v6:
## conv_mac_unit
module conv_mac_unit (
	input wire aclk,
	input wire aresetn,
	input wire aclken,
	input wire[1:0] calfmt,
	input wire[8*16-1:0] mac_in_ftm,
	input wire[8*16-1:0] mac_in_wgt,
	input wire mac_in_ftm_masked,
	input wire[1:0] mac_in_info_along,
	input wire mac_in_valid,
	output wire[7:0] mac_out_exp,
	output wire[39:0] mac_out_frac,
	output wire[1:0] mac_out_info_along,
	output wire mac_out_valid
);
	localparam integer ATOMIC_C = 8;
	wire[ATOMIC_C*16-1:0] mul_op_a;
	wire[ATOMIC_C*16-1:0] mul_op_b;
	wire mul_ce;
	wire[ATOMIC_C*32-1:0] mul_res;
	conv_mac_cell #(
		.ATOMIC_C(ATOMIC_C),
		.EN_SMALL_FP16("true"),
		.INFO_ALONG_WIDTH(2),
		.SIM_DELAY(0)
	)mac_cell_u(
		.aclk(aclk),
		.aresetn(aresetn),
		.aclken(aclken),
		.calfmt(calfmt),
		.mac_in_ftm(mac_in_ftm),
		.mac_in_wgt(mac_in_wgt),
		.mac_in_ftm_masked(mac_in_ftm_masked),
		.mac_in_info_along(mac_in_info_along),
		.mac_in_valid(mac_in_valid),
		.mac_out_exp(mac_out_exp),
		.mac_out_frac(mac_out_frac),
		.mac_out_info_along(mac_out_info_along),
		.mac_out_valid(mac_out_valid),
		.mul_op_a(mul_op_a),
		.mul_op_b(mul_op_b),
		.mul_ce(mul_ce),
		.mul_res(mul_res)
	);
	genvar mul_i;
	generate
		for(mul_i = 0;mul_i < ATOMIC_C;mul_i = mul_i + 1)
		begin:mul_blk
			signed_mul #(
				.op_a_width(16),
				.op_b_width(16),
				.output_width(32),
				.en_in_reg("false"),
				.en_out_reg("false"),
				.simulation_delay(0)
			)mul_u(
				.clk(aclk),
				.ce_in_reg(1'b0),
				.ce_mul(mul_ce),
				.ce_out_reg(1'b0),
				.op_a(mul_op_a[mul_i*16+15:mul_i*16]),
				.op_b(mul_op_b[mul_i*16+15:mul_i*16]),
				.res(mul_res[mul_i*32+31:mul_i*32])
			);
		end
	endgenerate
endmodule
For scale: about 320 I/O pins, about 160000 um^2 of cells after synthesis.
Settings: LEC_CHECK=0, CAP_MARGIN=15, CORE_MARGIN=2, CORE_UTILIZATION=72, GPL_ROUTABILITY_DRIVEN=1, PLACE_DENSITY=0.65, SETUP_SLACK_MARGIN=-0.35, SLEW_MARGIN=20; clock period 5.63 ns.
run.sh (not shown) runs the stock make flow with config.mk's settings and CLKGATE_MAP_FILE=.
v6 finished all stages; layout check result: FAIL, due to negative setup slack.
Input-level comparison between v19 and v6:
- PLACE_DENSITY removed (was 0.65)
- CAP_MARGIN changed from 15 to 20
- SETUP_SLACK_MARGIN removed (was -0.35)
- GPL_ROUTABILITY_DRIVEN removed (was 1)
- CORE_UTILIZATION changed from 72 to 65
- the clock period (ns, I/O delays scaled along) changed from 5.63 to 3.99
### Flow results
From the logs: v19 reached the end of the flow and failed the layout checks with negative setup slack. Relative to v6, share of the cycle needed by the critical path after routing has increased by 57 points in v19. Going from v6 to v19, area of all placed cells without fillers grew by 7200 um^2; overall fraction of global-route tracks in use saw a decrease; routability congestion estimate from global placement now smaller. Comparing routed length per placed instance for v6 and v19, the smaller number came from v19. Compare v6 and v19 | relative area of clock buffers and inverters in the final design lower: v19. v19 ended up with reg -> reg as its class of the most critical hold timing path; v6 ended up with in -> async. STATUS overall via count from detail_route: v19 wins against v6.
Modified inputs, v41 compared to v19
- swapping 65 for 40 in CORE_UTILIZATION
- swapping 3.99 for 7.0 in the clock period (ns, I/O delays scaled along)
- The final layout from v41, which completed every stage, passed the timing, design-rule and antenna checks at the end of the flow.
- Relative to v19, combinational fraction of the cell area increased by 3.4 points in v41.
- Changes observed in v41 relative to v19: clock period minus worst slack lower, post-route standard cell area excluding fillers dropped 9.4%, fmax went up by 4.2 MHz, area taken by multi-input logic gates lost 4200 um^2, non-clock buffer count went down about 70%.
- From v19 to v41 the numbers moved as follows: number of diodes added for antenna fixing +2, width of the die +27%, die outline height increased 27%.
Setup changes, v41 to v46
- CORE_UTILIZATION changed from 40 to 57
- the clock period (ns, I/O delays scaled along) changed from 7.0 to 4.27
## What came out
No crash in v46: every stage finished, but the layout fails its final checks due to negative setup slack. [compare] base=v41 new=v46: largest net degree at the start of global routing dropped 13%; post-layout minimum cycle time dropped 0.39 ns; final antenna diode count dropped 1. Taking v41 as the reference, in v46 combined area of all synthesized cells barely changed, initial antenna violation count -10, smallest hold slack shows a reduction of 0.26 ns.
Relative to v46, the following input files were edited for v42:
- CORE_UTILIZATION changed from 57 to 22
- the clock period (ns, I/O delays scaled along) changed from 4.27 to 6.84
==> results <==
Per the comparison of v42 with v46, total routing resource utilization after global routing has decreased, fraction of registers with async set/reset has remained practically unchanged.
v42 finished all stages; the layout is clean.
Per the comparison of v42 with v46, wire length of the first global-routing pass now sits lower; area growth from synthesis to layout -8.1 points; shortest period the worst path allows grew by 0.25 ns; delay of the slowest cell on the worst path went down by 0.08 ns.
The number of antenna violations at the first check in global routing in v42 was higher than what v46 gave.

* * *

Starting RTL as in the previous note.
export LEC_CHECK = 0
export CAP_MARGIN = 15
export CORE_MARGIN = 6
export CORE_UTILIZATION = 63
export GPL_ROUTABILITY_DRIVEN = 1
export HOLD_SLACK_MARGIN = 0.17
export MAX_ROUTING_LAYER = met4
export PLACE_DENSITY_LB_ADDON = 0.2
export SLEW_MARGIN = 20
create_clock -name core_clock -period 12.3 [get_ports {aclk}]
Next try:
--- a/flow/config.mk
+++ b/flow/config.mk
@@ -7,5 +7,7 @@
 export LEC_CHECK = 0
+export ABC_AREA = 1
 export CAP_MARGIN = 15
-export CORE_MARGIN = 6
-export CORE_UTILIZATION = 63
+export CELL_PAD_IN_SITES_DETAIL_PLACEMENT = 2
+export CORE_MARGIN = 5
+export CORE_UTILIZATION = 15
 export GPL_ROUTABILITY_DRIVEN = 1
@@ -13,3 +15,5 @@
 export MAX_ROUTING_LAYER = met4
+export MIN_ROUTING_LAYER = met2
 export PLACE_DENSITY_LB_ADDON = 0.2
 export SLEW_MARGIN = 20
+export TNS_END_PERCENT = 60
==> flow/constraint.sdc (replaced) <==
create_clock -name core_clock -period 7.75 [get_ports {aclk}]
set_input_delay 1.5500 -clock core_clock [delete_from_list [all_inputs] [get_ports {aclk}]]
set_output_delay 1.5500 -clock core_clock [all_outputs]
set_load 0.01 [all_outputs]
Outcome: The new run went through all stages and came out clean; setup slack degrades by 4.3 ns; via count rises by well over a third; first-iteration DRC count rises by well over a third; hold slack degrades by 0.0096 ns; synthesized area rises by a few percent; die area rises to 4.3 times its value; flip-flop count is unchanged; final cell count rises by well over a third; non-clock buffer count rises by 87; wire length rises by well over a third; sequential share of layout area falls by 2.9 points.
Next try:
--- a/flow/config.mk
+++ b/flow/config.mk
@@ -11,3 +11,3 @@
 export CORE_MARGIN = 5
-export CORE_UTILIZATION = 15
+export CORE_UTILIZATION = 54
 export GPL_ROUTABILITY_DRIVEN = 1
@@ -16,3 +16,3 @@
 export MIN_ROUTING_LAYER = met2
-export PLACE_DENSITY_LB_ADDON = 0.2
+export PLACE_DENSITY_LB_ADDON = 0.19
 export SLEW_MARGIN = 20
Outcome:
- The changed run ended with an error in 3_5_place_dp (DPL-0033)
- area after synthesis does not change
- synthesized cell count stays the same
- die size shrinks by 72%
Next try:
==> flow/config.mk (replaced) <==
export PLATFORM = sky130hd
export DESIGN_NAME = conv_mac_unit
export DESIGN_NICKNAME = conv_mac_unit
export VERILOG_FILES = /design/flow/design.v
export SDC_FILE = /design/flow/constraint.sdc
export NUM_CORES = 4
export LEC_CHECK = 0
export CAP_MARGIN = 20
export CORE_MARGIN = 2
export CORE_UTILIZATION = 10
export SLEW_MARGIN = 20
==> flow/constraint.sdc (replaced) <==
create_clock -name core_clock -period 8.2 [get_ports {aclk}]
set_input_delay 1.6400 -clock core_clock [delete_from_list [all_inputs] [get_ports {aclk}]]
set_output_delay 1.6400 -clock core_clock [all_outputs]
set_load 0.01 [all_outputs]
What happened:
- The new run completed with no timing, DRC or antenna violations
- die area increases to 5.0 times its value
- area after synthesis decreases by about 4.4%
- synthesized cell count decreases by about 18%
Next try:
--- a/flow/config.mk
+++ b/flow/config.mk
@@ -9,3 +9,3 @@
 export CORE_MARGIN = 2
-export CORE_UTILIZATION = 10
+export CORE_UTILIZATION = 40
 export SLEW_MARGIN = 20
==> flow/constraint.sdc (replaced) <==
create_clock -name core_clock -period 6.84 [get_ports {aclk}]
set_input_delay 1.3680 -clock core_clock [delete_from_list [all_inputs] [get_ports {aclk}]]
set_output_delay 1.3680 -clock core_clock [all_outputs]
set_load 0.01 [all_outputs]
After rerunning:
- clock skew is lower by 0.015 ns
- wire length decreases by about a fifth
- clock-buffer cell count rises by 38
- setup slack is worse by 0.81 ns
- sequential cell count does not change
Next try:
--- a/flow/config.mk
+++ b/flow/config.mk
@@ -9,3 +9,3 @@
 export CORE_MARGIN = 2
-export CORE_UTILIZATION = 40
+export CORE_UTILIZATION = 53
 export SLEW_MARGIN = 20
==> flow/constraint.sdc (replaced) <==
create_clock -name core_clock -period 6.58 [get_ports {aclk}]
set_input_delay 1.3160 -clock core_clock [delete_from_list [all_inputs] [get_ports {aclk}]]
set_output_delay 1.3160 -clock core_clock [all_outputs]
set_load 0.01 [all_outputs]
Global-route usage rose by 7.6 points; setup slack degrades by 0.13 ns; utilization rose by 15 points; flip-flop count is unchanged; wire length rose slightly; synthesized area stays the same; critical path depth does not change.
